==> flow/design.v <==
module Adder (input [31:0] a,input [31:0] b,
output [31:0] y);
assign y = a + b;
endmodule
module adder_pc(pc,pc_add);
input [31:0] pc;
output [31:0] pc_add;
assign pc_add = pc + 32'd4;
endmodule
module mux2_1(a,b,sel,out);
input [31:0] a,b;
input sel;
output [31:0]out;
assign out = (sel==1'b1) ? a : b;
endmodule
module mux2_1_5(a,b,sel,out);
input [4:0] a,b;
input sel;
output [4:0] out;
assign out= (sel) ? a : b;
endmodule
module mux_forwarding(input [31:0] Reg1,input [31:0] Alu_result,input [31:0] WB_result,input [1:0] signal_forwarding,output [31:0] result);
assign result = ( signal_forwarding== 2'b00 )? Reg1  : (signal_forwarding==2'b01) ? Alu_result : WB_result;
endmodule
module SignExtend(a,zero_ext,b);
input[15:0] a;
input zero_ext;
output reg [31:0] b;
always@(*)
begin
	b = {{16{a[15] & ~zero_ext}},{a}};
end
endmodule
module Shift_Left_Branch(input [31:0] imm,output reg [31:0]  branch_address);
always@(*)
begin
  branch_address = imm << 2;
end
endmodule 
module Shift_Left_Jump(imm, PC, jump);
input[25:0] imm;
input[3:0] PC;
output [31:0] jump;
assign jump = {PC, imm, 2'b00};
endmodule
module PC #(parameter WIDTH=8)(input clk,input  reset,input en,input [WIDTH-1:0] d,output reg [WIDTH-1:0] q); 
always @ (posedge clk)
if (reset==1'b1) 
q <= 0;
else if (en)
q <= d;
endmodule
module ALU(entr1,entr2,alu_ctrl,alu_result,zero);
input [31:0] entr1, entr2;
input [3:0] alu_ctrl;
output zero;
output reg [31:0] alu_result;
assign zero = (entr1 == entr2);
always@(*)
begin
  case(alu_ctrl) 
    4'b0000:
	    alu_result = entr1 + entr2;
    4'b0001: 
	    alu_result = entr1 - entr2;
    4'b0010: 
	    alu_result = entr1 & entr2;
    4'b0011: 
        alu_result = ~(entr1 | entr2);
    4'b0100:
        alu_result = entr1 | entr2;
    4'b0101:
        alu_result = {31'b0, ($signed(entr1) < $signed(entr2))};
    4'b0110:
        alu_result = {entr2[15:0], 16'b0};
    default:
        alu_result = entr1 + entr2;
  endcase
end
endmodule
module ALU_Control(aluOp,func,out);
input wire [3:0] aluOp;
input wire [5:0] func;
output reg [3:0] out;
always @(*)
begin
case (aluOp)
	4'b0000:  
	begin
	case (func)
	6'b100000: out = 4'b0000;  
	6'b100010: out = 4'b0001;  
	6'b100100: out = 4'b0010;  
	6'b100111: out = 4'b0011;  
	6'b100101: out = 4'b0100;  
	6'b101010: out = 4'b0101;  
	default:   out = 4'b0000;
	endcase  
	end
	4'b0100:  
	out = 4'b0000;  
	4'b0010:  
	out = 4'b0101;  
	4'b1100:  
	out = 4'b0010;  
	4'b1110:  
	out = 4'b0100;  
	4'b0001:  
	out = 4'b0110;  
	4'b0101:  
	out = 4'b0001;  
	default:
	out = 4'b0000;
endcase
end
endmodule
module Control(hazard_detected,Instruction,RegDst,Jump,Branch,BranchNe,MemRead,MemtoReg,ALUOp,MemWrite,ALUSrc,RegWrite,ZeroExt);
input hazard_detected;
input [5:0] Instruction;
output reg RegDst,Branch,BranchNe,Jump,MemtoReg,ALUSrc,RegWrite,ZeroExt;
output reg MemRead, MemWrite;
output reg [3:0] ALUOp;
always @(*)
begin
  RegDst = 1'b0;
  Jump = 1'b0;
  Branch = 1'b0;
  BranchNe = 1'b0;
  MemRead = 1'b0;
  MemtoReg = 1'b0;
  ALUOp = 4'b0100;
  MemWrite = 1'b0;
  ALUSrc = 1'b0;
  RegWrite = 1'b0;
  ZeroExt = 1'b0;
  if(hazard_detected)
  begin
  end
  else
  case (Instruction)
  6'b000000:  
  begin
    RegDst = 1'b1;
    ALUOp = 4'b0000;
    RegWrite = 1'b1;
  end
  6'b100011:  
  begin
    MemRead = 1'b1;
    MemtoReg = 1'b1;
    ALUSrc = 1'b1;
    RegWrite = 1'b1;
  end
  6'b101011:  
  begin
    MemWrite = 1'b1;
    ALUSrc = 1'b1;
  end
  6'b001010:  
  begin
    ALUOp = 4'b0010;
    ALUSrc = 1'b1;
    RegWrite = 1'b1;
  end
  6'b001111:  
  begin
    ALUOp = 4'b0001;
    ALUSrc = 1'b1;
    RegWrite = 1'b1;
  end
  6'b001000:  
  begin
    ALUSrc = 1'b1;
    RegWrite = 1'b1;
  end
  6'b001100:  
  begin
    ALUOp = 4'b1100;
    ALUSrc = 1'b1;
    RegWrite = 1'b1;
    ZeroExt = 1'b1;
  end
  6'b001101:  
  begin
    ALUOp = 4'b1110;
    ALUSrc = 1'b1;
    RegWrite = 1'b1;
    ZeroExt = 1'b1;
  end
  6'b000100:  
  begin
    Branch = 1'b1;
    ALUOp = 4'b0101;
  end
  6'b000101:  
  begin
    Branch = 1'b1;
    BranchNe = 1'b1;
    ALUOp = 4'b0101;
  end
  6'b000010:  
  begin
    Jump = 1'b1;
  end
  default: ;
  endcase
end
endmodule
module Register_File(clk, readreg1, readreg2, writereg, writedata, read_data1, read_data2, regwrite);
input clk;
input [4:0] readreg1, readreg2, writereg;  
input [31:0] writedata;  
input regwrite;  
output [31:0] read_data1, read_data2;
reg [31:0]reg_set[1:31];  
assign read_data1 = (readreg1 == 5'd0) ? 32'd0 :
                    (regwrite && writereg == readreg1) ? writedata : reg_set[readreg1];
assign read_data2 = (readreg2 == 5'd0) ? 32'd0 :
                    (regwrite && writereg == readreg2) ? writedata : reg_set[readreg2];
always @ (posedge clk) 
  if (regwrite && writereg != 5'd0) 
  reg_set[writereg] <= writedata;
endmodule
module hazard_detection(input use_src1,input use_src2,input [4:0] src1_ID,input [4:0] src2_ID,input [4:0] dest_d_e,
input mem_read_d_e,output hazard_detected);
wire exe_hazard;
assign exe_hazard = mem_read_d_e && (dest_d_e != 5'd0) &&
                    ((use_src1 && src1_ID == dest_d_e) || (use_src2 && src2_ID == dest_d_e));
assign hazard_detected = exe_hazard;
endmodule
module forwarding_EXE (input [4:0] src1_d_e,input [4:0] src2_d_e,input [4:0] dest_MEM,input [4:0] dest_WB,input WB_EN_MEM, WB_EN_WB,
output reg [1:0] val1_sel, val2_sel);
always @ (*) 
begin
  {val1_sel, val2_sel} = 0;
    if (WB_EN_MEM && dest_MEM != 5'd0 && src1_d_e == dest_MEM) val1_sel = 2'b01;
    else if (WB_EN_WB && dest_WB != 5'd0 && src1_d_e == dest_WB) val1_sel = 2'b10;
    if (WB_EN_MEM && dest_MEM != 5'd0 && src2_d_e == dest_MEM) val2_sel = 2'b01;
    else if (WB_EN_WB && dest_WB != 5'd0 && src2_d_e == dest_WB) val2_sel = 2'b10;
end
endmodule
module F_D (input clk,input rst,input STALL,input FLUSH,input [31:0] PCIn,input [31:0] instructionIn,output reg [31:0] PC,output reg [31:0] instruction);
always @ (posedge clk) begin
  if (rst || FLUSH)
  begin
    PC <= 0;
    instruction <= 0;
  end
  else 
  begin
    if (STALL)
    begin
    end
    else 
    begin
      instruction <= instructionIn;
      PC <= PCIn;
    end
  end
end 
endmodule
module D_EX(input clk,rst,flush,input [4:0] src_1,input [4:0] src_2,input [4:0] dest_in,input [31:0] Reg1_in,
input [31:0] Reg2_in,input [31:0] imm_in,input Branch_in,input BranchNe_in,
input MemtoReg_in,input MemRead_in,input MemWrite_in,input RegWrite_in,input ALUSrc_in,
input [3:0] alu_control_out_in,
input [31:0] branch_pc_in,output reg [4:0] src_1_out,output reg [4:0] src_2_out,output reg [4:0] dest_out,
output reg [31:0] Reg1_out,output reg [31:0] Reg2_out,
output reg [31:0] imm_out,output reg Branch_out,output reg BranchNe_out,
output reg MemtoReg_out,output reg MemRead_out,output reg MemWrite_out,output reg RegWrite_out,output reg ALUSrc_out,
output reg [3:0] alu_control_out_out,
output reg [31:0] branch_pc_out);
always @(posedge clk)
begin
    if (rst || flush) 
        begin
        src_1_out<=0;
        src_2_out<=0;        
        Reg1_out<=0;
        Reg2_out<=0;
        dest_out<=0;
        imm_out<=0;
        Branch_out<=0;
        BranchNe_out<=0;
        MemtoReg_out<=0;
        MemRead_out<=0;
        MemWrite_out<=0;
        RegWrite_out<=0;
        ALUSrc_out<=0;
        alu_control_out_out<=0;
        branch_pc_out<=0;
        end
    else
        begin
        src_1_out<=src_1;
        src_2_out<=src_2;
        Reg1_out<=Reg1_in;
        Reg2_out<=Reg2_in;
        dest_out<=dest_in;
        imm_out<=imm_in;
        Branch_out<=Branch_in;
        BranchNe_out<=BranchNe_in;
        MemtoReg_out<=MemtoReg_in;
        MemRead_out<=MemRead_in;
        MemWrite_out<=MemWrite_in;
        RegWrite_out<=RegWrite_in;
        ALUSrc_out<=ALUSrc_in;
        alu_control_out_out<=alu_control_out_in;
        branch_pc_out<=branch_pc_in;
        end
end
endmodule
module EX_MEM(input clk,input rst,input [4:0] dest,input memwrite,input memtoreg,input regwrite,
input [31:0] alu_result,input [31:0] store_data,
output reg [4:0] dest_out,output reg memwrite_out,output reg memtoreg_out,output reg regwrite_out,
output reg [31:0] alu_result_out,output reg [31:0] store_data_out);
always @(posedge clk)
begin
if (rst) begin
    dest_out<=0;
    memwrite_out<=0;
    memtoreg_out<=0;
    regwrite_out<=0;
    alu_result_out<=0;
    store_data_out<=0;
end
else
begin
    dest_out<=dest;
    memwrite_out<=memwrite;
    memtoreg_out<=memtoreg;
    regwrite_out<=regwrite;
    alu_result_out<=alu_result;
    store_data_out<=store_data;
end
end
endmodule
module MEM_WB(input clk,input rst,input [4:0] dest,input regwrite,input [31:0] result,
output reg [4:0] dest_out,output reg regwrite_out,output reg [31:0] result_out);
always @(posedge clk)
begin
if (rst) begin
    dest_out<=0;
    regwrite_out<=0;
    result_out<=0;
end
else
begin
    dest_out<=dest;
    regwrite_out<=regwrite;
    result_out<=result;
end
end
endmodule
module DATAPATH_CON_PIPELINE(clk,reset,imem_addr,imem_rdata,dmem_addr,dmem_wdata,dmem_we,dmem_rdata);
input clk; 
input reset;
output [31:0] imem_addr;
input  [31:0] imem_rdata;
output [31:0] dmem_addr;
output [31:0] dmem_wdata;
output dmem_we;
input  [31:0] dmem_rdata;
wire [31:0] address_final; 
wire [31:0] Out_PC; 
wire [31:0] next_pc;
wire [31:0] Instruction; 
wire RegDst,Jump,MemtoReg,ALUsrc,RegWrite,Branch,BranchNe,ZeroExt; 
wire MemRead, MemWrite; 
wire [3:0] ALUOP;
wire [4:0] writereg;
wire [31:0] read_data1,read_data2;
wire [31:0] sign_extended;
wire [3:0] alucontrol;
wire [31:0] mux_alu;
wire [31:0] alu_result;
wire zero; 
wire [31:0] Jump_address;
wire [31:0] shift_left_branch;
wire [31:0] branch_pc;
wire [31:0] mux_branch_out;
wire [31:0] DM_mux;
wire [4:0] src_1_d_e,src_2_d_e;
wire [4:0] dest_d_e;
wire [31:0] reg1_d_e;
wire [31:0] reg2_d_e;
wire [31:0] imm_d_e;
wire branch_d_e,branchne_d_e;
wire MemtoReg_d_e,MemRead_d_e,MemWrite_d_e,RegWrite_d_e,ALUsrc_d_e;
wire [3:0] alucontrol_d_e;
wire [31:0] branch_pc_d_e;
wire [4:0] dest_e_m;
wire MemWrite_e_m,MemtoReg_e_m,RegWrite_e_m;
wire [31:0] alu_result_e_m,store_data_e_m;
wire [4:0] dest_m_w;
wire RegWrite_m_w;
wire [31:0] result_m_w;
wire [31:0] PC_F_D,inst_F_D;
wire [1:0] val1,val2;
wire hazard_detected;
wire [31:0] val_1_mux_forw,val_2_mux_forw;
wire branch_taken;
wire use_src1,use_src2;
assign imem_addr = Out_PC;
assign Instruction = imem_rdata;
PC #(32)call_pc(.clk(clk),.reset(reset),.en(~hazard_detected | branch_taken),.d(next_pc),.q(Out_PC));
adder_pc call_adder_pc(.pc(Out_PC),.pc_add(address_final));
mux2_1 call_mux2_1_jump(.a(Jump_address),.b(address_final),.sel(Jump),.out(mux_branch_out));
mux2_1 call_mux2_1_branch(.a(branch_pc_d_e),.b(mux_branch_out),.sel(branch_taken),.out(next_pc));
F_D call_F_D(.clk(clk),.rst(reset),.STALL(hazard_detected),.FLUSH(branch_taken | Jump),.PCIn(address_final),.instructionIn(Instruction),.PC(PC_F_D),.instruction(inst_F_D));
Register_File call_RF(.clk(clk),.readreg1(inst_F_D[25:21]),.readreg2(inst_F_D[20:16]),
.writereg(dest_m_w),.writedata(result_m_w),.read_data1(read_data1),.read_data2(read_data2),.regwrite(RegWrite_m_w));
assign use_src1 = (inst_F_D[31:26] != 6'b000010) && (inst_F_D[31:26] != 6'b001111);
assign use_src2 = (inst_F_D[31:26] == 6'b000000) || (inst_F_D[31:26] == 6'b101011) ||
                  (inst_F_D[31:26] == 6'b000100) || (inst_F_D[31:26] == 6'b000101);
hazard_detection call_hazard(.use_src1(use_src1),.use_src2(use_src2),.src1_ID(inst_F_D[25:21]),.src2_ID(inst_F_D[20:16]),.dest_d_e(dest_d_e),
.mem_read_d_e(MemRead_d_e),.hazard_detected(hazard_detected));
Control call_Control(.hazard_detected(hazard_detected),.Instruction(inst_F_D[31:26]),.RegDst(RegDst),.Jump(Jump),.Branch(Branch),.BranchNe(BranchNe),.MemRead(MemRead),
.MemtoReg(MemtoReg),.ALUOp(ALUOP),.MemWrite(MemWrite),.ALUSrc(ALUsrc),.RegWrite(RegWrite),.ZeroExt(ZeroExt));
mux2_1_5 call_mux2_1_5bits(.a(inst_F_D[15:11]),.b(inst_F_D[20:16]),.sel(RegDst),.out(writereg));
SignExtend call_Signextend(.a(inst_F_D[15:0]),.zero_ext(ZeroExt),.b(sign_extended));
ALU_Control call_alu_control(.aluOp(ALUOP),.func(inst_F_D[5:0]),.out(alucontrol));
Shift_Left_Jump call_shift_jump(.imm(inst_F_D[25:0]),.PC(PC_F_D[31:28]),.jump(Jump_address));
Shift_Left_Branch call_shift_branch(.imm(sign_extended),.branch_address(shift_left_branch));
Adder call_adder(.a(PC_F_D),.b(shift_left_branch),.y(branch_pc));
D_EX ID_IE(.clk(clk),.rst(reset),.flush(branch_taken),.src_1(inst_F_D[25:21]),.src_2(inst_F_D[20:16]),.dest_in(writereg),
.Reg1_in(read_data1),.Reg2_in(read_data2),.imm_in(sign_extended),.Branch_in(Branch),.BranchNe_in(BranchNe),
.MemtoReg_in(MemtoReg),.MemRead_in(MemRead),.MemWrite_in(MemWrite),.RegWrite_in(RegWrite),.ALUSrc_in(ALUsrc),
.alu_control_out_in(alucontrol),.branch_pc_in(branch_pc),
.src_1_out(src_1_d_e),.src_2_out(src_2_d_e),.dest_out(dest_d_e),
.Reg1_out(reg1_d_e),.Reg2_out(reg2_d_e),.imm_out(imm_d_e),.Branch_out(branch_d_e),.BranchNe_out(branchne_d_e),
.MemtoReg_out(MemtoReg_d_e),.MemRead_out(MemRead_d_e),.MemWrite_out(MemWrite_d_e),.RegWrite_out(RegWrite_d_e),.ALUSrc_out(ALUsrc_d_e),
.alu_control_out_out(alucontrol_d_e),.branch_pc_out(branch_pc_d_e));
forwarding_EXE call_forwarding(.src1_d_e(src_1_d_e),.src2_d_e(src_2_d_e),
.dest_MEM(dest_e_m),.dest_WB(dest_m_w),.WB_EN_MEM(RegWrite_e_m),.WB_EN_WB(RegWrite_m_w),.val1_sel(val1),.val2_sel(val2));
mux_forwarding call_3_forwarding_1(.Reg1(reg1_d_e),.Alu_result(alu_result_e_m),.WB_result(result_m_w),.signal_forwarding(val1),.result(val_1_mux_forw));
mux_forwarding call_3_forwarding_2(.Reg1(reg2_d_e),.Alu_result(alu_result_e_m),.WB_result(result_m_w),.signal_forwarding(val2),.result(val_2_mux_forw));
mux2_1 mux_antes_del_alu(.a(imm_d_e),.b(val_2_mux_forw),.sel(ALUsrc_d_e),.out(mux_alu));
ALU call_ALU(.entr1(val_1_mux_forw),.entr2(mux_alu),.alu_ctrl(alucontrol_d_e),.alu_result(alu_result),.zero(zero));
assign branch_taken = branch_d_e & (zero ^ branchne_d_e);
EX_MEM call_ex_mem(.clk(clk),.rst(reset),.dest(dest_d_e),.memwrite(MemWrite_d_e),.memtoreg(MemtoReg_d_e),.regwrite(RegWrite_d_e),
.alu_result(alu_result),.store_data(val_2_mux_forw),
.dest_out(dest_e_m),.memwrite_out(MemWrite_e_m),.memtoreg_out(MemtoReg_e_m),.regwrite_out(RegWrite_e_m),
.alu_result_out(alu_result_e_m),.store_data_out(store_data_e_m));
assign dmem_addr  = alu_result_e_m;
assign dmem_wdata = store_data_e_m;
assign dmem_we    = MemWrite_e_m;
mux2_1 call_mux_data_memory(.a(dmem_rdata),.b(alu_result_e_m),.sel(MemtoReg_e_m),.out(DM_mux));
MEM_WB call_mem_wb(.clk(clk),.rst(reset),.dest(dest_e_m),.regwrite(RegWrite_e_m),.result(DM_mux),
.dest_out(dest_m_w),.regwrite_out(RegWrite_m_w),.result_out(result_m_w));
endmodule
==> flow/run.sh <==
#!/bin/bash
# the make line also repeats each setting of config.mk as NAME=value (left out here)
make -C /OpenROAD-flow-scripts/flow DESIGN_CONFIG=/design/flow/config.mk WORK_HOME=/design/flow/orfs CLKGATE_MAP_FILE= finish
==> flow/config.mk <==
export PLATFORM = sky130hd
export DESIGN_NAME = DATAPATH_CON_PIPELINE
export DESIGN_NICKNAME = DATAPATH_CON_PIPELINE
export VERILOG_FILES = /design/flow/design.v
export SDC_FILE = /design/flow/constraint.sdc
export NUM_CORES = 4
export LEC_CHECK = 0
export CAP_MARGIN = 20
export CELL_PAD_IN_SITES_DETAIL_PLACEMENT = 1
export CORE_MARGIN = 2
export CORE_UTILIZATION = 40
export CTS_CLUSTER_DIAMETER = 307
export CTS_CLUSTER_SIZE = 17
export MAX_ROUTING_LAYER = met5
export SLEW_MARGIN = 20
==> flow/constraint.sdc <==
create_clock -name core_clock -period 4.41 [get_ports {clk}]
set_input_delay 0.8820 -clock core_clock [delete_from_list [all_inputs] [get_ports {clk}]]
set_output_delay 0.8820 -clock core_clock [all_outputs]
set_load 0.01 [all_outputs]
==> results_dict.tcl, run 1 <==
# collected from the flow reports
set metrics [dict create \
    outcome "failed layout checks" \
    check.faults "negative setup slack" \
    switching_power_uw 7500 \
    ir_drop_uv 361 \
    clock-sinks 1338 \
    synth_sequential_area_ratio_pct 55.6 \
    fp-utilization_pct 40.1 \
    cp-end-kind "register" \
    ys_sh_mux_pct 23.6 \
    ant_nets 0 \
    path_depth 21 \
    gp_congestion 0.989 \
    cts_buffers 88 \
    numSynthFlops 1338 \
    clk_pin_slew_ps 80 \
    combPwrFrac_pct 18.7 \
    hold_class "reg2reg" \
    viasPerCell 6.08 \
    grt-ovfl-total 0 \
    yosys.area_share.xor_xnor_pct 1.69 \
    worstPathMaxFanout 8 \
    chipArea_sq_um 168000 \
    cts_root_buf "clkbuf_16" \
    cp_top_family "simple AND/OR/NAND/NOR gates" \
    ctsHoldBuffers 0 \
    final.setup.worst_slack_ps -454 \
    avgSynthCellArea_sq_um 14.3 \
    reg2reg_depth 21 \
    r2r-end "ID_IE.Reg1_out[0]" \
    finalClockPeriodUsage_pct 110 \
    ys_types 73 \
    clock_path_buffers 3 \
    reg2reg_setup_slack_ps -450 \
    crit_top_cell "o21ai_4" \
    critical_path_buf_inv_count 6 \
    remaining_drc_errors 0 \
    grt_max_degree 123 \
    antenna_found_initial 6 \
    grt_setup_unrepaired "yes" \
    cp_slowest_cell "or4_1" \
    whs_endpoint "call_F_D.PC[1]" \
    crit_start "call_ex_mem.dest_out[4]" \
    cts_tree "built" \
    syn_nets 4815 \
    clk-power_uw 8110 \
    yosysWarnings 12 \
    fin_skew_ps 36.0 \
    ys_chip_area_sq_um 66000 \
    tool_warnings 100 \
    power_leader "sequential cells" \
    seqPwrFrac_pct 51.6 \
    simple_gate_share_pct 6.48 \
    netlist_area_sq_um 66000 \
    worstHoldStart "call_F_D.PC[1]" \
    timing.rr.start "call_ex_mem.dest_out[4]" \
    fmax_ghz 0.206 \
    p_int_uw 19900 \
    synth.most_common_cell "edfxtp_1" \
    drt_wl_total_um 222000 \
    worstPathArrival_ps 5500 \
    endpoint "ID_IE.Reg1_out[0]" \
    syn_inst 4620 \
    power.share.switching_pct 27.4 \
    dp_hpwl_um 138000 \
    fin_setup_tns_ps -68660 \
    power.density_nw_per_um2 350 \
    topCellsByArea "edfxtp_1 45%, mux4_2 20%, dfxtp_1 10%" \
    drt-pass1-iter-count 5 \
    groute.usage.overall_pct 25.7 \
    pg_comb_uw 5130 \
    io_pins 163 \
    seq_cell_power_uw 14100 \
    io_buffer_count 162 \
    yosys.area_share.aoi_pct 7.36 \
    max-slew-margin-rel_pct 30.4 \
    power_leakage_uw 0.0265 \
    slowest_delay_ps 530 \
    rows 149 \
    cap_violations 0 \
    synth-edff-count 992 \
    grt_pass1_wl_um 318000 \
    drv_slew 0 \
    final.min_clock_period_ps 4860 \
    dr_total_vias 44400 \
    die_w_um 410 \
    drt_iter0_markers 4893 \
    holdPathStages 2 \
    worstPathRequired_ps 5050 \
    h-tree-depth 3 \
    hold_viol_final 0 \
    pwr-share-clk_pct 29.6 \
    worst-setup-path-type "reg2reg" \
    layout.nets 5285 \
    hold_slack_ps 474 \
    insertion_delay_ps 740 \
    ff_type "edfxtp_1" \
    yosys-top-cells-count "992 x edfxtp_1, 576 x mux4_2, 448 x nor2_1" \
    wl_per_cell_um 30.4 \
    logic_family "multiplexers" \
    finalSetupViolCount 250 \
    synth_stat.cells 4620 \
    worstPathCellList "or4_1 > o21ai_2 > nand4b_1 > buf_4 > buf_12 > buf_8 > buf_4 > nand2_1 > o21ai_4 > o21ai_2 > ha_1 > or3_4 > or2_1 > or3_4 > o31a_1 > o21ai_4 > and2_4 > buf_8 > o21ai_4 > buf_2 > a211oi_1" \
    coreArea_sq_um 164000 \
    fp.dieH_um 410 \
    tightest_slew_ps 1040 \
    grt_pass1_vias 46000 \
    fa_ha_area_share_pct 2.49 \
    critPathLaunchType "register" \
    synth.largest_area_cell "edfxtp_1" \
    synthArstFlopShare_pct 0 \
    top_area_share_pct 45.1 \
    area_growth_pct 18.4 \
]
-- metal layers --
metal | vias to the layer above | wire (um) | share of wire, % | track usage [%]
met5 | - | 22 | 0.0099 | 0
met4 | 4 | 8000 | 3.6 | 8.32
met3 | 369 | 17600 | 7.9 | 3.50
met2 | 1863 | 108000 | 49 | 42.9
met1 | 23300 | 88000 | 40 | 34.6
li1 | 18900 | - | - | -
-- per-stage QoR --
stage                     area, sq um  total power (uW)  utilization (%)  setup WS, ps  cells
after CTS                       76500             27100             46.5          -305   7264
after global placement          73900             19000             45.0          -329   7143
after detailed placement        73900             19100             45.0          -455   7143
final                           78100             27400             47.5          -454   7310
after floorplan                 66300             16900                -         -56.8   4620
after global routing            78100             28200             47.5          -568   7309
-- layout make-up --
cell class	count	area, sq um
diodes	1	2.50
clock buffers	112	2290
clock inverters	8	135
fillers	16300	86300
inverters	132	498
multi-input cells	2814	29100
flip-flops and latches	1338	36800
well taps	2189	2740
repair buffers	716	6560
-- timing repair --
| action | CTS | global route |
|---|---|---|
| setup endpoints to repair | 253 | 258 |
| buffers inserted | 1 | 34 |
| cloned | 0 | 11 |
| resized | 41 | 242 |
| pin swaps | 7 | 36 |
==> inputs of run 2 (changes only) <==
CELL_PAD_IN_SITES_DETAIL_PLACEMENT = not set   (was 1)
CORE_UTILIZATION = 59   (was 40)
CTS_CLUSTER_DIAMETER = not set   (was 307)
CTS_CLUSTER_SIZE = not set   (was 17)
MAX_ROUTING_LAYER = not set   (was met5)
clock period = 3.84 ns   (was 4.41 ns; I/O delays follow)
==> results_dict.tcl, run 2 <==
# collected from the flow reports
set metrics [dict create \
    ff_type "edfxtp_1" \
    outcome "failed layout checks" \
    dp.cells 6544 \
    dpl-instance-area_sq_um 73900 \
    top_area_share_pct 45.1 \
    remaining_drc_errors 0 \
    switching_power_uw 9500 \
    reg2reg_setup_slack_ps -980 \
    simple_gate_share_pct 6.48 \
    fill_cells 7100 \
    synth_stat.cells 4620 \
    ys_types 73 \
    synthArstFlopShare_pct 0 \
    insertion_delay_ps 770 \
    cp_slowest_cell "or4_4" \
    cp_top_family "simple AND/OR/NAND/NOR gates" \
    finalSetupViolCount 262 \
    h-tree-depth 4 \
    stdcell_count 6890 \
    dp_hpwl_um 123000 \
    fa_ha_area_share_pct 2.49 \
    clock-sinks 1338 \
    crit_start "call_mem_wb.dest_out[2]" \
    mi_logic_area_sq_um 30000 \
    avgSynthCellArea_sq_um 14.3 \
    endpoint "ID_IE.MemtoReg_out" \
    synth-edff-count 992 \
    p_int_uw 26700 \
    seqPwrFrac_pct 44.7 \
    drv_slew 0 \
    yosys.area_share.aoi_pct 7.36 \
    grt_pass1_wl_um 297000 \
    io_pins 163 \
    clk_pin_slew_ps 70 \
    clock_path_buffers 3 \
    syn_nets 4815 \
    drt-pass1-iter-count 6 \
    ys_chip_area_sq_um 66000 \
    wl_per_cell_um 30.3 \
    coreArea_sq_um 111000 \
    timing.rr.start "call_mem_wb.dest_out[2]" \
    viasPerCell 6.61 \
    yosys.area_share.xor_xnor_pct 1.69 \
    seq_area_sq_um 36800 \
    fp-utilization_pct 59.6 \
    worstHoldStart "call_F_D.PC[1]" \
    numSynthFlops 1338 \
    worstPathCellList "xnor2_2 > nand4_1 > a311oi_4 > buf_12 > buf_12 > mux2i_4 > a21oi_2 > mux2_4 > ha_4 > or4_4 > or2_4 > or3_4 > o31a_1 > o21ai_4 > buf_6 > nand2_8 > or4_4 > nor3b_2" \
    clk-power_uw 13700 \
    fp.dieH_um 338 \
    path_depth 18 \
    topCellsByArea "edfxtp_1 45%, mux4_2 20%, dfxtp_1 10%" \
    grt_max_degree 151 \
    drt_wl_total_um 209000 \
    power.share.switching_pct 26.2 \
    drt_iter0_markers 5752 \
    worst-setup-path-type "reg2reg" \
    ys_sh_mux_pct 23.6 \
    antenna_cells 0 \
    syn_inst 4620 \
    finalClockPeriodUsage_pct 126 \
    cts_buffers 140 \
    reg2reg_depth 18 \
    ir_drop_uv 478 \
    io_buffer_count 162 \
    cap_violations 0 \
    max-slew-margin-rel_pct 27.4 \
    grt-ovfl-total 0 \
    ant_nets 0 \
    combPwrFrac_pct 17.5 \
    worstPathMaxFanout 8 \
    gp_congestion 0.983 \
    r2r-end "ID_IE.MemtoReg_out" \
    antenna_found_initial 4 \
    area_growth_pct 24.2 \
    chipArea_sq_um 115000 \
    power_leakage_uw 0.0286 \
    seq_cell_power_uw 16200 \
    cts_root_buf "clkbuf_16" \
    cp-end-kind "register" \
    synth_sequential_area_ratio_pct 55.6 \
    critPathLaunchType "register" \
    grt_pass1_vias 44300 \
    tool_warnings 104 \
    final.setup.worst_slack_ps -982 \
    holdPathStages 2 \
    power.density_nw_per_um2 442 \
    power_leader "sequential cells" \
    postLayoutCellArea_sq_um 82000 \
    pwr-share-clk_pct 37.8 \
    grt_setup_unrepaired "yes" \
    die_w_um 338 \
    tightest_slew_ps 1090 \
    fin_skew_ps 27.0 \
    pg_comb_uw 6330 \
    yosys-top-cells-count "992 x edfxtp_1, 576 x mux4_2, 448 x nor2_1" \
    hold_viol_final 0 \
    whs_endpoint "call_F_D.PC[1]" \
    netlist_area_sq_um 66000 \
    dr_total_vias 45500 \
    groute.usage.overall_pct 35.5 \
    layout.nets 5489 \
    yosysWarnings 12 \
    final.min_clock_period_ps 4820 \
    fmax_ghz 0.207 \
    worstPathArrival_ps 5500 \
    critical_path_buf_inv_count 3 \
    slowest_delay_ps 470 \
    hold_class "reg2reg" \
    worstPathRequired_ps 4520 \
    synth.largest_area_cell "edfxtp_1" \
    rows 122 \
    logic_family "multiplexers" \
    synth.most_common_cell "edfxtp_1" \
    cts_tree "built" \
    check.faults "negative setup slack" \
]
## run 2: what timing repair did
item / 4_1_cts / 5_1_grt
hold buffers: 0 / 0
buffers inserted: 3 / 75
pin swaps: 5 / 132
gates resized: 76 / 474
endpoints found under the setup margin: 264 / 264
gates cloned: 2 / 22
## run 2: metrics by stage
stage / utilization [%] / setup slack, ps / TNS [ps] / hold slack (ps) / total power, uW
final: 74.0 / -982 / -198770 / 450 / 36200
after global routing: 74.0 / -1060 / -222150 / 469 / 37300
after CTS: 71.1 / -867 / -172890 / 443 / 35600
after detailed placement: 66.7 / -1050 / -239870 / 434 / 22000
after global placement: 66.7 / -959 / -203920 / 433 / 22000
after floorplan: - / -627 / -113450 / 414 / 19400
## run 2: area by class of cell
| class | count | area share (%) |
|---|---|---|
| flip-flops and latches | 1338 | 44.9 |
| clock buffers | 190 | 4.73 |
| repair buffers | 868 | 10.0 |
| multi-input cells | 2814 | 36.6 |
| inverters | 132 | 0.611 |
| well taps | 1488 | 2.27 |
| clock inverters | 60 | 0.887 |
## run 2: layer usage
layer  track usage [%]  part of all wire [%]
met4              13.2                   4.1
met5                 0                0.0057
met3              7.49                    11
met1              50.3                    38
met2              54.8                    47
==> inputs of run 3 (changes only) <==
CELL_PAD_IN_SITES_GLOBAL_PLACEMENT = 2   (was not set)
CORE_MARGIN = 5   (was 2)
CORE_UTILIZATION = 37   (was 59)
CTS_CLUSTER_DIAMETER = 99   (was not set)
GPL_TIMING_DRIVEN = 0   (was not set)
HOLD_SLACK_MARGIN = 0.3   (was not set)
MAX_ROUTING_LAYER = met4   (was not set)
SLEW_MARGIN = 10   (was 20)
clock period = 7.5 ns   (was 3.84 ns; I/O delays follow)
==> results_dict.tcl, run 3 <==
# collected from the flow reports
set metrics [dict create \
    grt_setup_unrepaired "no" \
    fmax_ghz 0.135 \
    drt_wl_total_um 256000 \
    clock_path_buffers 3 \
    topCellsByArea "edfxtp_1 45%, mux4_2 20%, dfxtp_1 10%" \
    power.density_nw_per_um2 237 \
    ctsHoldBuffers 0 \
    max-slew-margin-rel_pct 18.6 \
    worstPathRequired_ps 8130 \
    slowest_delay_ps 940 \
    dp_hpwl_um 196000 \
    drt-pass1-iter-count 6 \
    tool_warnings 91 \
    combPwrFrac_pct 14.0 \
    cp_slowest_cell "o21ai_0" \
    cap_violations 0 \
    seqPwrFrac_pct 45.4 \
    synth.largest_area_cell "edfxtp_1" \
    synth-edff-count 992 \
    critPathLaunchType "register" \
    chipArea_sq_um 187000 \
    grt-ovfl-total 0 \
    synth_sequential_area_ratio_pct 55.6 \
    hold_viol_final 0 \
    finalClockPeriodUsage_pct 98.9 \
    yosysWarnings 12 \
    ys_sh_mux_pct 23.6 \
    pwr-share-clk_pct 40.5 \
    viasPerCell 5.81 \
    post_cts_buffers 0 \
    utilization_pct 44.0 \
    preCtsSetupSlack_ps -884 \
    yosys.area_share.aoi_pct 7.36 \
    synth_stat.cells 4620 \
    seq_cell_power_uw 8420 \
    area_growth_pct 18.7 \
    crit_top_cell "o21ai_0" \
    fp-utilization_pct 37.1 \
    insertion_delay_ps 810 \
    io_pins 163 \
    numSynthFlops 1338 \
    dr_total_vias 43800 \
    path_depth 16 \
    hold_class "reg2reg" \
    power.share.switching_pct 27.6 \
    simple_gate_share_pct 6.48 \
    worst-setup-path-type "reg2reg" \
    clk_pin_slew_ps 60 \
    fp.dieH_um 432 \
    switching_power_uw 5120 \
    r2r-end "ID_IE.Reg2_out[8]" \
    layout.nets 5257 \
    die_w_um 432 \
    clock-sinks 1338 \
    reg2reg_depth 16 \
    critical_path_buf_inv_count 2 \
    h-tree-depth 4 \
    power_leakage_uw 0.0261 \
    outcome "no timing/DRC/antenna violations" \
    whs_endpoint "call_F_D.PC[0]" \
    synth.most_common_cell "edfxtp_1" \
    wl_per_cell_um 33.9 \
    cts_buffers 158 \
    cp-end-kind "register" \
    cp_top_family "AND-OR/OR-AND gates" \
    final.setup.worst_slack_ps 80.5 \
    top_area_share_pct 45.1 \
    ys_types 73 \
    groute.usage.overall_pct 27.9 \
    fin_skew_ps 46.0 \
    ff_type "edfxtp_1" \
    fill_cells 16100 \
    rows 155 \
    hold_slack_ps 455 \
    endpoint "ID_IE.Reg2_out[8]" \
    antenna_found_initial 8 \
    avgSynthCellArea_sq_um 14.3 \
    ir_drop_uv 209 \
    clk-power_uw 7520 \
    worstPathArrival_ps 8050 \
    worstPathCellList "or4_1 > o21ai_0 > nand4b_1 > clkbuf_1 > o21ai_0 > o21ai_0 > ha_1 > or4_1 > or2_0 > or3_1 > o31a_1 > o21ai_1 > and2_1 > o21ai_1 > clkbuf_1 > a211oi_1" \
    p_int_uw 13400 \
    grt_pass1_vias 44300 \
    power_leader "sequential cells" \
    remaining_drc_errors 0 \
    timing.rr.start "call_ex_mem.dest_out[1]" \
    total_power_uw 18500 \
    finalSetupViolCount 0 \
    gp_congestion 0.885 \
    holdPathStages 2 \
    yosys.area_share.xor_xnor_pct 1.69 \
    drv_slew 0 \
    yosys-top-cells-count "992 x edfxtp_1, 576 x mux4_2, 448 x nor2_1" \
    fa_ha_area_share_pct 2.49 \
    worstPathMaxFanout 10 \
    drt_iter0_markers 4137 \
    final.min_clock_period_ps 7420 \
    netlist_area_sq_um 66000 \
    syn_nets 4815 \
    reg2reg_setup_slack_ps 80 \
    tightest_slew_ps 1220 \
    coreArea_sq_um 178000 \
    grt_pass1_wl_um 354000 \
    synthArstFlopShare_pct 0 \
    grt_max_degree 36 \
    cts_tree "built" \
    syn_inst 4620 \
    worstHoldStart "call_F_D.PC[0]" \
    io_buffer_count 162 \
    crit_start "call_ex_mem.dest_out[1]" \
    ant_nets 0 \
    logic_family "multiplexers" \
    cts_root_buf "clkbuf_16" \
    pg_comb_uw 2600 \
    ys_chip_area_sq_um 66000 \
]
[run 3: stage by stage]
| stage | setup TNS, ps | instances | cell area (sq um) |
|---|---|---|---|
| after detailed placement | -51660 | 7252 | 73200 |
| after global routing | 0 | 7543 | 78300 |
| after global placement | -74290 | 7137 | 70600 |
| after floorplan | 0 | 4620 | 66000 |
| final | 0 | 7545 | 78300 |
| after CTS | 0 | 7535 | 78200 |
[run 3: area by class of cell]
| type | instances | area [sq um] | area share, % |
|---|---|---|---|
| Sequential cell | 1338 | 36700 | 46.9 |
| Multi-Input combinational cell | 2813 | 27800 | 35.5 |
| Clock buffer | 206 | 4220 | 5.38 |
| Timing Repair Buffer | 283 | 4030 | 5.15 |
| Tap cell | 2355 | 2950 | 3.76 |
| Buffer | 336 | 1340 | 1.71 |
| Clock inverter | 77 | 766 | 0.978 |
| Inverter | 132 | 495 | 0.633 |
| Antenna cell | 5 | 12.5 | 0.0160 |
[run 3: metal layers]
metal	global-route usage [%]	wire, um
met5	-	0
met2	47.9	131000
met3	3.38	11800
met4	6.12	5980
met1	35.7	107000
[run 3: what timing repair did]
item,CTS,global route
resized,11,7
cloned,0,0
endpoints found under the setup margin,176,104
==> inputs of run 4 (changes only) <==
CELL_PAD_IN_SITES_GLOBAL_PLACEMENT = 3   (was 2)
CORE_ASPECT_RATIO = 1.05   (was not set)
CORE_MARGIN = 4   (was 5)
CORE_UTILIZATION = 30   (was 37)
CTS_CLUSTER_DIAMETER = not set   (was 99)
CTS_CLUSTER_SIZE = 17   (was not set)
GPL_ROUTABILITY_DRIVEN = 0   (was not set)
GPL_TIMING_DRIVEN = not set   (was 0)
HOLD_SLACK_MARGIN = 0.18   (was 0.3)
MIN_ROUTING_LAYER = met2   (was not set)
PLACE_DENSITY_LB_ADDON = 0.3   (was not set)
SLEW_MARGIN = 20   (was 10)
clock period = 7.69 ns   (was 7.5 ns; I/O delays follow)
==> results_dict.tcl, run 4 <==
# collected from the flow reports
set metrics [dict create \
    outcome "no timing/DRC/antenna violations" \
    grt_setup_unrepaired "no" \
    avgSynthCellArea_sq_um 14.3 \
    fmax_ghz 0.144 \
    ir_drop_uv 251 \
    viasPerCell 7.18 \
    critical_path_buf_inv_count 1 \
    rows 176 \
    ctsHoldBuffers 0 \
    top_area_share_pct 45.1 \
    insertion_delay_ps 840 \
    grt_pass1_wl_um 340000 \
    grtUsageMet2_pct 36.3 \
    finalClockPeriodUsage_pct 90.3 \
    hold_class "reg2reg" \
    synth-edff-count 992 \
    logic_family "multiplexers" \
    fp-utilization_pct 30.2 \
    crit_top_cell "o21ai_0" \
    reg2reg_depth 17 \
    drt-pass1-iter-count 8 \
    r2r-end "call_F_D.PC[30]" \
    yosys.area_share.xor_xnor_pct 1.69 \
    ys_types 73 \
    cap_violations 0 \
    fin_setup_tns_ps 0 \
    grt_use_met1_pct 0 \
    p_int_uw 13000 \
    ys_sh_mux_pct 23.6 \
    timing.rr.start "call_mem_wb.dest_out[3]" \
    yosysWarnings 12 \
    netlist_area_sq_um 66000 \
    worst-setup-path-type "reg2reg" \
    drv_slew 0 \
    power.density_nw_per_um2 237 \
    worstPathMaxFanout 18 \
    io_buffer_count 162 \
    fin_skew_ps 54.4 \
    yosys.area_share.aoi_pct 7.36 \
    path_depth 17 \
    worstHoldStart "call_F_D.PC[0]" \
    syn_inst 4620 \
    combPwrFrac_pct 13.8 \
    grt_max_degree 108 \
    busiest_layer "met3" \
    syn_nets 4815 \
    critPathLaunchType "register" \
    finalSetupViolCount 0 \
    fa_ha_area_share_pct 2.49 \
    clock-sinks 1338 \
    max-slew-margin-rel_pct 23.6 \
    clk-power_uw 7500 \
    pg_comb_uw 2500 \
    seqPwrFrac_pct 44.9 \
    cp_top_family "AND-OR/OR-AND gates" \
    io_pins 163 \
    seq_area_sq_um 36800 \
    chipArea_sq_um 228000 \
    numSynthFlops 1338 \
    synth_stat.cells 4620 \
    dp_hpwl_um 144000 \
    remaining_drc_errors 0 \
    reg2reg_setup_slack_ps 740 \
    tool_warnings 93 \
    power.share.switching_pct 28.1 \
    dr_total_vias 56100 \
    coreArea_sq_um 219000 \
    area_growth_pct 16.1 \
    ant_nets 0 \
    synthArstFlopShare_pct 0 \
    worstPathArrival_ps 7670 \
    final.min_clock_period_ps 6950 \
    seq_cell_power_uw 8140 \
    hold_viol_final 0 \
    mi_logic_area_sq_um 27800 \
    tightest_slew_ps 1150 \
    cts_buffers 152 \
    crit_start "call_mem_wb.dest_out[3]" \
    groute.usage.overall_pct 32.5 \
    switching_power_uw 5090 \
    layout.nets 4938 \
    grt_pass1_vias 63600 \
    clk_pin_slew_ps 60 \
    power_leader "sequential cells" \
    topCellsByArea "edfxtp_1 45%, mux4_2 20%, dfxtp_1 10%" \
    fp.dieH_um 489 \
    h-tree-depth 4 \
    cts_root_buf "clkbuf_16" \
    worstPathRequired_ps 8410 \
    grt-ovfl-total 0 \
    ys_chip_area_sq_um 66000 \
    endpoint "call_F_D.PC[30]" \
    cp-end-kind "register" \
    post_cts_buffers 0 \
    synth.most_common_cell "edfxtp_1" \
    cp_slowest_cell "o21ai_0" \
    power_leakage_uw 0.0253 \
    wl_per_cell_um 30.9 \
    utilization_pct 35.0 \
    slowest_delay_ps 900 \
    gr-usage-met3_pct 44.7 \
    antenna_found_initial 0 \
    pwr-share-clk_pct 41.3 \
    drt_wl_total_um 242000 \
    holdPathStages 2 \
    synth.largest_area_cell "edfxtp_1" \
    cts_tree "built" \
    cts_resized 0 \
    worstPathCellList "xnor2_1 > nand4_1 > a311oi_4 > mux2i_1 > nand2_1 > o21ai_0 > o21ai_0 > ha_1 > or4_1 > or2_0 > or3_1 > o31a_1 > o21ai_4 > and2_1 > nand2_2 > buf_4 > a211oi_1" \
    drt_iter0_markers 8637 \
    synth_sequential_area_ratio_pct 55.6 \
    whs_endpoint "call_F_D.PC[0]" \
    ff_type "edfxtp_1" \
    yosys-top-cells-count "992 x edfxtp_1, 576 x mux4_2, 448 x nor2_1" \
    fill_cells 21200 \
    clock_path_buffers 3 \
    simple_gate_share_pct 6.48 \
    die_w_um 466 \
]
## run 4: final cells by class
cell class / instances / area share, %
Sequential cell: 1338 / 48.0
Multi-Input combinational cell: 2813 / 36.3
Clock buffer: 183 / 5.21
Tap cell: 2937 / 4.80
Timing Repair Buffer: 306 / 3.66
Clock inverter: 91 / 1.33
Inverter: 132 / 0.647
Antenna cell: 10 / 0.0327
## run 4: layer usage
| layer | vias to the layer above | share of wire (%) | wire length, um |
|---|---|---|---|
| li1 | 18300 | - | - |
| met1 | 19100 | 0 | 0 |
| met2 | 17500 | 50 | 120000 |
| met3 | 1261 | 45 | 108000 |
| met4 | 0 | 5.5 | 13200 |
| met5 | - | 0 | 0 |
## run 4: metrics by stage
stage	instance area, sq um	std cells	total power [uW]	setup WS [ps]	hold slack [ps]
6_report	76600	7810	18100	743	450
5_1_grt	76600	7800	18700	414	463
4_1_cts	76500	7798	18000	874	451
3_5_place_dp	71500	7524	10600	876	433
3_3_place_gp	71500	7524	10700	815	431
2_1_floorplan	66000	4620	9670	2420	414
==> inputs of run 5 (changes only) <==
CAP_MARGIN = 0   (was 20)
CELL_PAD_IN_SITES_DETAIL_PLACEMENT = 2   (was not set)
CELL_PAD_IN_SITES_GLOBAL_PLACEMENT = not set   (was 3)
CORE_ASPECT_RATIO = not set   (was 1.05)
CORE_UTILIZATION = 34   (was 30)
CTS_CLUSTER_SIZE = not set   (was 17)
GPL_ROUTABILITY_DRIVEN = 1   (was 0)
HOLD_SLACK_MARGIN = not set   (was 0.18)
MAX_ROUTING_LAYER = not set   (was met4)
MIN_ROUTING_LAYER = met1   (was met2)
PLACE_DENSITY_LB_ADDON = 0.0   (was 0.3)
clock period = 9.79 ns   (was 7.69 ns; I/O delays follow)
==> results_dict.tcl, run 5 <==
# collected from the flow reports
set metrics [dict create \
    topCellsByArea "edfxtp_1 45%, mux4_2 20%, dfxtp_1 10%" \
    cts_buffers 160 \
    grt-ovfl-total 0 \
    dpl-instance-area_sq_um 70800 \
    grt_max_degree 80 \
    fill_cells 19000 \
    preCtsSetupSlack_ps 2290 \
    tool_warnings 91 \
    grt_pass1_vias 46700 \
    finalClockPeriodUsage_pct 77.2 \
    antenna_found_initial 15 \
    post_cts_buffers 0 \
    seq_area_sq_um 36800 \
    fp.dieH_um 449 \
    fin_skew_ps 39.6 \
    combPwrFrac_pct 13.2 \
    ys_chip_area_sq_um 66000 \
    mi_logic_area_sq_um 27800 \
    r2r-end "call_F_D.PC[25]" \
    timing.rr.start "call_mem_wb.dest_out[3]" \
    synth.most_common_cell "edfxtp_1" \
    clk_pin_slew_ps 60 \
    syn_nets 4815 \
    worstHoldStart "call_F_D.PC[0]" \
    clk-power_uw 5870 \
    cts_tree "built" \
    synthArstFlopShare_pct 0 \
    avgSynthCellArea_sq_um 14.3 \
    whs_endpoint "call_F_D.PC[0]" \
    ff_type "edfxtp_1" \
    drv_slew 0 \
    outcome "no timing/DRC/antenna violations" \
    rows 161 \
    gp_congestion 0.904 \
    p_int_uw 10400 \
    worstPathArrival_ps 8250 \
    remaining_drc_errors 0 \
    chipArea_sq_um 201000 \
    worstPathRequired_ps 10480 \
    insertion_delay_ps 810 \
    max-slew-margin-rel_pct 21.2 \
    dp_hpwl_um 158000 \
    grt_pass1_wl_um 367000 \
    yosys-top-cells-count "992 x edfxtp_1, 576 x mux4_2, 448 x nor2_1" \
    ir_drop_uv 148 \
    area_growth_pct 15.0 \
    die_w_um 449 \
    synth-edff-count 992 \
    finalSetupViolCount 0 \
    endpoint "call_F_D.PC[25]" \
    cap_violations 0 \
    ys_types 73 \
    fa_ha_area_share_pct 2.49 \
    power_leakage_uw 0.0252 \
    holdPathStages 2 \
    power.density_nw_per_um2 187 \
    reg2reg_setup_slack_ps 2240 \
    clock-sinks 1338 \
    final.min_clock_period_ps 7550 \
    pg_comb_uw 1870 \
    drt_wl_total_um 258000 \
    pwr-share-clk_pct 41.3 \
    netlist_area_sq_um 66000 \
    path_depth 17 \
    worstPathCellList "or3_1 > o31ai_1 > nor4_2 > buf_4 > mux2i_1 > o21ai_0 > ha_1 > or4_1 > or2_0 > or3_1 > o31a_1 > o21ai_4 > buf_4 > and2_1 > nand2_2 > buf_4 > a211oi_1" \
    critPathLaunchType "register" \
    fmax_ghz 0.132 \
    ant_nets 0 \
    cts_resized 0 \
    drt_iter0_markers 3781 \
    worstPathMaxFanout 39 \
    ctsHoldBuffers 0 \
    postLayoutCellArea_sq_um 75900 \
    numSynthFlops 1338 \
    simple_gate_share_pct 6.48 \
    seqPwrFrac_pct 45.5 \
    coreArea_sq_um 193000 \
    crit_top_cell "buf_4" \
    yosys.area_share.aoi_pct 7.36 \
    power.share.switching_pct 27.1 \
    tightest_slew_ps 1170 \
    groute.usage.overall_pct 25.2 \
    cp_slowest_cell "dfxtp_1" \
    synth_stat.cells 4620 \
    clock_path_buffers 3 \
    drt-pass1-iter-count 5 \
    cp-end-kind "register" \
    critical_path_buf_inv_count 3 \
    layout.nets 4922 \
    viasPerCell 5.87 \
    yosysWarnings 12 \
    grt_setup_unrepaired "no" \
    seq_cell_power_uw 6470 \
    io_buffer_count 162 \
    switching_power_uw 3840 \
    synth_sequential_area_ratio_pct 55.6 \
    ys_sh_mux_pct 23.6 \
    worst-setup-path-type "reg2reg" \
    top_area_share_pct 45.1 \
    cp_top_family "simple AND/OR/NAND/NOR gates" \
    slowest_delay_ps 660 \
    wl_per_cell_um 34.9 \
    dr_total_vias 43300 \
    synth.largest_area_cell "edfxtp_1" \
    power_leader "sequential cells" \
    fin_setup_tns_ps 0 \
    yosys.area_share.xor_xnor_pct 1.69 \
    crit_start "call_mem_wb.dest_out[3]" \
    hold_viol_final 0 \
    reg2reg_depth 17 \
    cts_root_buf "clkbuf_16" \
    hold_class "reg2reg" \
    fp-utilization_pct 34.2 \
    h-tree-depth 4 \
    logic_family "multiplexers" \
    final.setup.worst_slack_ps 2240 \
    syn_inst 4620 \
    io_pins 163 \
]
==> run 5: cell type report <==
| cell class | instances | share of cell area, % |
|---|---|---|
| Timing Repair Buffer | 282 | 3.36 |
| Clock inverter | 65 | 0.727 |
| Antenna cell | 2 | 0.00659 |
| Multi-Input combinational cell | 2813 | 36.7 |
| Clock buffer | 227 | 5.98 |
| Sequential cell | 1338 | 48.4 |
| Tap cell | 2526 | 4.16 |
| Inverter | 132 | 0.653 |
==> run 5: through the flow <==
step	power (uW)	hold slack [ps]	util (%)	instances
after CTS	14400	455	39.4	7383
after global routing	14700	472	39.4	7384
after detailed placement	8450	432	36.7	7091
after floorplan	7600	414	-	4620
after global placement	8440	434	36.7	7091
final	14200	453	39.4	7385
==> run 5: routing by layer <==
metal | track usage, % | vias up | wire length [um]
met3 | 2.91 | 294 | 10300
met1 | 35.7 | 23800 | 118000
met5 | 0 | - | 0
met2 | 41.7 | 962 | 123000
li1 | - | 18300 | -
met4 | 6.01 | 0 | 6270
==> inputs of run 6 (changes only) <==
CAP_MARGIN = 20   (was 0)
CELL_PAD_IN_SITES_DETAIL_PLACEMENT = not set   (was 2)
CELL_PAD_IN_SITES_GLOBAL_PLACEMENT = 1   (was not set)
CORE_ASPECT_RATIO = 1.05   (was not set)
CORE_MARGIN = 2   (was 4)
CORE_UTILIZATION = 58   (was 34)
GPL_ROUTABILITY_DRIVEN = 0   (was 1)
MAX_ROUTING_LAYER = met4   (was not set)
PLACE_DENSITY_LB_ADDON = 0.06   (was 0.0)
clock period = 6.34 ns   (was 9.79 ns; I/O delays follow)
==> results_dict.tcl, run 6 <==
# collected from the flow reports
set metrics [dict create \
    numSynthFlops 1338 \
    rows 126 \
    outcome "no timing/DRC/antenna violations" \
    pg_comb_uw 2790 \
    netlist_area_sq_um 66000 \
    holdPathStages 1 \
    reg2reg_depth 18 \
    insertion_delay_ps 750 \
    switching_power_uw 5310 \
    reg2reg_setup_slack_ps 360 \
    tool_warnings 93 \
    worstPathCellList "xnor2_1 > nand4_1 > a311oi_4 > buf_12 > mux2i_1 > nand2_1 > o21ai_0 > nor2_1 > a21o_1 > ha_1 > nor3_1 > nand2_1 > or4_1 > o221ai_1 > nand2_1 > o221ai_1 > a31oi_1 > o2bb2ai_1" \
    fp-utilization_pct 58.6 \
    slowest_delay_ps 660 \
    timing.rr.start "call_mem_wb.dest_out[3]" \
    tightest_slew_ps 1210 \
    ir_drop_uv 330 \
    topCellsByArea "edfxtp_1 45%, mux4_2 20%, dfxtp_1 10%" \
    layout.nets 4926 \
    seqPwrFrac_pct 47.5 \
    worstPathMaxFanout 23 \
    ctsHoldBuffers 0 \
    avgSynthCellArea_sq_um 14.3 \
    drt-pass1-iter-count 6 \
    power.density_nw_per_um2 279 \
    die_w_um 333 \
    clock-sinks 1338 \
    top_area_share_pct 45.1 \
    crit_start "call_mem_wb.dest_out[3]" \
    area_growth_pct 12.6 \
    synth.largest_area_cell "edfxtp_1" \
    max-slew-margin-rel_pct 19.0 \
    fp.dieH_um 350 \
    drt_iter0_markers 5387 \
    fin_setup_tns_ps 0 \
    synth.most_common_cell "edfxtp_1" \
    busiest_layer "met2" \
    crit_top_cell "nand2_1" \
    worstPathArrival_ps 6620 \
    fmax_ghz 0.167 \
    power.share.switching_pct 25.6 \
    post_cts_buffers 0 \
    mi_logic_area_sq_um 27800 \
    synth-edff-count 992 \
    worst-setup-path-type "reg2reg" \
    antenna_found_initial 5 \
    dr_total_vias 43000 \
    worstPathRequired_ps 6990 \
    syn_nets 4815 \
    viasPerCell 6.80 \
    grt_max_degree 116 \
    drt_wl_total_um 202000 \
    grt-ovfl-total 0 \
    total_power_uw 20700 \
    grtUsageMet2_pct 54.4 \
    critPathLaunchType "register" \
    combPwrFrac_pct 13.4 \
    ant_nets 0 \
    fin_skew_ps 20.1 \
    ys_sh_mux_pct 23.6 \
    coreArea_sq_um 113000 \
    clk_pin_slew_ps 60 \
    gr-usage-met3_pct 8.15 \
    whs_endpoint "call_ex_mem.memwrite_out" \
    groute.usage.overall_pct 35.9 \
    finalClockPeriodUsage_pct 94.3 \
    cts_root_buf "clkbuf_16" \
    final.setup.worst_slack_ps 364 \
    clock_path_buffers 3 \
    cap_violations 0 \
    grt_use_met1_pct 48.3 \
    logic_family "multiplexers" \
    cp-end-kind "register" \
    simple_gate_share_pct 6.48 \
    ys_types 73 \
    hold_viol_final 0 \
    synth_stat.cells 4620 \
    wl_per_cell_um 31.9 \
    dp_hpwl_um 123000 \
    io_buffer_count 162 \
    ff_type "edfxtp_1" \
    io_pins 163 \
    yosys-top-cells-count "992 x edfxtp_1, 576 x mux4_2, 448 x nor2_1" \
    seq_area_sq_um 36800 \
    yosys.area_share.aoi_pct 7.36 \
    seq_cell_power_uw 9860 \
    path_depth 18 \
    drv_slew 0 \
    chipArea_sq_um 117000 \
    synth_sequential_area_ratio_pct 55.6 \
    preCtsSetupSlack_ps 294 \
    remaining_drc_errors 0 \
    finalSetupViolCount 0 \
    cts_buffers 141 \
    power_leader "sequential cells" \
    cp_top_family "AND-OR/OR-AND gates" \
    h-tree-depth 4 \
    cts_tree "built" \
    grt_pass1_vias 42000 \
    p_int_uw 15400 \
    yosys.area_share.xor_xnor_pct 1.69 \
    critical_path_buf_inv_count 1 \
    worstHoldStart "ID_IE.MemWrite_out" \
    r2r-end "call_ex_mem.alu_result_out[27]" \
    final.min_clock_period_ps 5980 \
    cts_resized 0 \
    hold_class "reg2reg" \
    yosysWarnings 12 \
    power_leakage_uw 0.0251 \
    syn_inst 4620 \
    synthArstFlopShare_pct 0 \
    cp_slowest_cell "dfxtp_1" \
    ys_chip_area_sq_um 66000 \
    endpoint "call_ex_mem.alu_result_out[27]" \
    pwr-share-clk_pct 39.0 \
    fill_cells 7985 \
    grt_pass1_wl_um 292000 \
    grt_setup_unrepaired "no" \
    clk-power_uw 8100 \
    fa_ha_area_share_pct 2.49 \
]
[run 6: metrics by stage]
step	instance area [sq um]	hold WS [ps]	instances	util, %
finish	74300	432	6321	65.9
global route	74300	449	6319	65.9
CTS	74300	426	6313	65.9
detailed placement	69800	429	6059	61.9
global placement	69700	434	6056	61.8
floorplan	66000	414	4620	-
[run 6: metal layers]
| metal | up-vias | share of wire, % |
|---|---|---|
| li1 | 18300 | - |
| met1 | 21800 | 39 |
| met2 | 2400 | 47 |
| met3 | 395 | 11 |
| met4 | 0 | 3.6 |
| met5 | - | 0 |
[run 6: layout make-up]
cell class	count	area share (%)
multi-input combinational	2813	37.5
tap	1472	2.48
inverter	132	0.667
clock buffer	189	5.31
clock inverter	65	0.714
sequential	1338	49.5
antenna	7	0.0236
timing repair buffer	305	3.90
==> inputs of run 7 (changes only) <==
CELL_PAD_IN_SITES_GLOBAL_PLACEMENT = not set   (was 1)
CORE_ASPECT_RATIO = not set   (was 1.05)
CORE_UTILIZATION = 66   (was 58)
GPL_ROUTABILITY_DRIVEN = not set   (was 0)
MAX_ROUTING_LAYER = not set   (was met4)
MIN_ROUTING_LAYER = not set   (was met1)
PLACE_DENSITY_LB_ADDON = not set   (was 0.06)
clock period = 5.87 ns   (was 6.34 ns; I/O delays follow)
==> results_dict.tcl, run 7 <==
# collected from the flow reports
set metrics [dict create \
    outcome "no timing/DRC/antenna violations" \
    yosys.area_share.aoi_pct 7.36 \
    reg2reg_setup_slack_ps 310 \
    layout.nets 4968 \
    fa_ha_area_share_pct 2.49 \
    fp.dieH_um 320 \
    cp-end-kind "register" \
    holdPathStages 2 \
    max-slew-margin-rel_pct 20.7 \
    postLayoutCellArea_sq_um 74600 \
    drv_slew 0 \
    stdcell_count 6182 \
    power_leakage_uw 0.0254 \
    yosysWarnings 12 \
    timing.rr.start "call_mem_wb.dest_out[2]" \
    logic_family "multiplexers" \
    topCellsByArea "edfxtp_1 45%, mux4_2 20%, dfxtp_1 10%" \
    syn_inst 4620 \
    crit_start "call_mem_wb.dest_out[2]" \
    worstHoldStart "call_F_D.PC[0]" \
    worstPathRequired_ps 6540 \
    grt_pass1_vias 44100 \
    synth_stat.cells 4620 \
    coreArea_sq_um 99600 \
    slowest_delay_ps 630 \
    dp.cells 5929 \
    dp_hpwl_um 124000 \
    path_depth 19 \
    pwr-share-clk_pct 39.4 \
    p_int_uw 16800 \
    fmax_ghz 0.180 \
    power.share.switching_pct 25.9 \
    worstPathMaxFanout 8 \
    clock-sinks 1338 \
    fp-utilization_pct 66.3 \
    drt_iter0_markers 6013 \
    cts_root_buf "clkbuf_16" \
    synthArstFlopShare_pct 0 \
    syn_nets 4815 \
    clock_path_buffers 3 \
    ir_drop_uv 355 \
    whs_endpoint "call_F_D.PC[0]" \
    wl_per_cell_um 33.4 \
    avgSynthCellArea_sq_um 14.3 \
    cp_slowest_cell "a311oi_4" \
    fin_setup_tns_ps 0 \
    yosys-top-cells-count "992 x edfxtp_1, 576 x mux4_2, 448 x nor2_1" \
    tightest_slew_ps 1190 \
    drt-pass1-iter-count 6 \
    yosys.area_share.xor_xnor_pct 1.69 \
    tool_warnings 99 \
    grt_max_degree 117 \
    rows 116 \
    drt_wl_total_um 207000 \
    io_buffer_count 162 \
    pg_comb_uw 3100 \
    grt_pass1_wl_um 302000 \
    worst-setup-path-type "reg2reg" \
    power.density_nw_per_um2 304 \
    cp_top_family "AND-OR/OR-AND gates" \
    cap_violations 0 \
    antenna_found_initial 11 \
    combPwrFrac_pct 13.7 \
    remaining_drc_errors 0 \
    synth_sequential_area_ratio_pct 55.6 \
    ant_nets 0 \
    netlist_area_sq_um 66000 \
    final.min_clock_period_ps 5560 \
    worstPathCellList "xnor2_1 > nand4_1 > a311oi_4 > buf_4 > mux2i_1 > a21oi_1 > mux2i_1 > buf_4 > inv_1 > ha_1 > nor3_1 > nand2_1 > nand4_1 > o211ai_1 > o211ai_1 > a21oi_1 > xnor2_1 > a22oi_1 > a31oi_1" \
    seqPwrFrac_pct 46.9 \
    fin_skew_ps 40.5 \
    critPathLaunchType "register" \
    switching_power_uw 5860 \
    cts_tree "built" \
    h-tree-depth 4 \
    seq_cell_power_uw 10600 \
    power_leader "sequential cells" \
    insertion_delay_ps 780 \
    ys_types 73 \
    ys_chip_area_sq_um 66000 \
    top_area_share_pct 45.1 \
    groute.usage.overall_pct 40.8 \
    dr_total_vias 44200 \
    cts_buffers 137 \
    grt_setup_unrepaired "no" \
    hold_viol_final 0 \
    finalSetupViolCount 0 \
    endpoint "call_ex_mem.alu_result_out[21]" \
    numSynthFlops 1338 \
    clk_pin_slew_ps 60 \
    viasPerCell 7.16 \
    ff_type "edfxtp_1" \
    gp_congestion 1.04 \
    chipArea_sq_um 103000 \
    io_pins 163 \
    synth.most_common_cell "edfxtp_1" \
    hold_class "reg2reg" \
    synth-edff-count 992 \
    worstPathArrival_ps 6240 \
    grt-ovfl-total 0 \
    clk-power_uw 8940 \
    antenna_cells 0 \
    critical_path_buf_inv_count 3 \
    die_w_um 320 \
    area_growth_pct 13.1 \
    dpl-instance-area_sq_um 70000 \
    simple_gate_share_pct 6.48 \
    reg2reg_depth 19 \
    r2r-end "call_ex_mem.alu_result_out[21]" \
    total_power_uw 22700 \
    finalClockPeriodUsage_pct 94.8 \
    ys_sh_mux_pct 23.6 \
    synth.largest_area_cell "edfxtp_1" \
]
-- run 7: metrics by stage --
stage / utilization (%) / hold slack, ps / worst slack, ps
floorplan: - / 414 / 597
detailed placement: 70.3 / 442 / 370
global placement: 70.1 / 434 / 444
global route: 75.0 / 484 / 49.3
finish: 75.0 / 446 / 307
CTS: 74.9 / 450 / 320
-- run 7: area by class of cell --
class                      instances  area [sq um]
timing repair buffer             351          3370
clock inverter                    80           826
fill                            5992         24900
tap                             1298          1620
inverter                         132           495
multi-input combinational       2813         27800
clock buffer                     170          3730
sequential                      1338         36800
-- run 7: repair_timing --
action                     in CTS  in global routing
hold buffers                    0                  0
setup endpoints to repair       0                  1
gates resized                   0                  1
buffers inserted                0                  0
-- run 7: layer usage --
| metal | share of wire, % | vias to the layer above | global-route usage [%] |
|---|---|---|---|
| li1 | - | 18400 | - |
| met1 | 35 | 21900 | 54.0 |
| met2 | 47 | 3216 | 62.9 |
| met3 | 13 | 658 | 11.8 |
| met4 | 5.3 | 14 | 19.3 |
| met5 | 0.040 | - | 0 |
==> inputs of run 8 (changes only) <==
CORE_UTILIZATION = 70   (was 66)
CTS_CLUSTER_SIZE = 37   (was not set)
PLACE_DENSITY = 0.8   (was not set)
SETUP_SLACK_MARGIN = 1.19   (was not set)
clock period = 3.99 ns   (was 5.87 ns; I/O delays follow)
==> results_dict.tcl, run 8 <==
# collected from the flow reports
set metrics [dict create \
    logic_family "multiplexers" \
    fp.dieH_um 311 \
    coreArea_sq_um 93300 \
    synth_sequential_area_ratio_pct 55.6 \
    ys_chip_area_sq_um 66000 \
    simple_gate_share_pct 6.48 \
    yosysWarnings 12 \
    rows 112 \
    gp_congestion 1.04 \
    error_line "[ERROR DPL-0033] detailed placement checks failed during check placement." \
    netlist_area_sq_um 66000 \
    stop_stage "detailed placement (3_5_place_dp)" \
    fa_ha_area_share_pct 2.49 \
    yosys.area_share.aoi_pct 7.36 \
    fp-utilization_pct 70.7 \
    chipArea_sq_um 96800 \
    synth_stat.cells 4620 \
    topCellsByArea "edfxtp_1 45%, mux4_2 20%, dfxtp_1 10%" \
    die_w_um 311 \
    ys_types 73 \
    syn_nets 4815 \
    yosys.area_share.xor_xnor_pct 1.69 \
    outcome "did not finish" \
    ff_type "edfxtp_1" \
    ys_sh_mux_pct 23.6 \
    numSynthFlops 1338 \
    synth.most_common_cell "edfxtp_1" \
    io_buffer_count 162 \
    synthArstFlopShare_pct 0 \
    synth.largest_area_cell "edfxtp_1" \
    synth-edff-count 992 \
    io_pins 163 \
    top_area_share_pct 45.1 \
    syn_inst 4620 \
    avgSynthCellArea_sq_um 14.3 \
    yosys-top-cells-count "992 x edfxtp_1, 576 x mux4_2, 448 x nor2_1" \
]
==> run 8: stage by stage <==
step           total power, uW  setup slack [ps]  hold slack [ps]  setup TNS [ps]
2_1_floorplan            18700              -477              414          -75420
3_3_place_gp             21100              -743              434         -156820
No activity file was given, so power comes from the tool's default toggle rates.
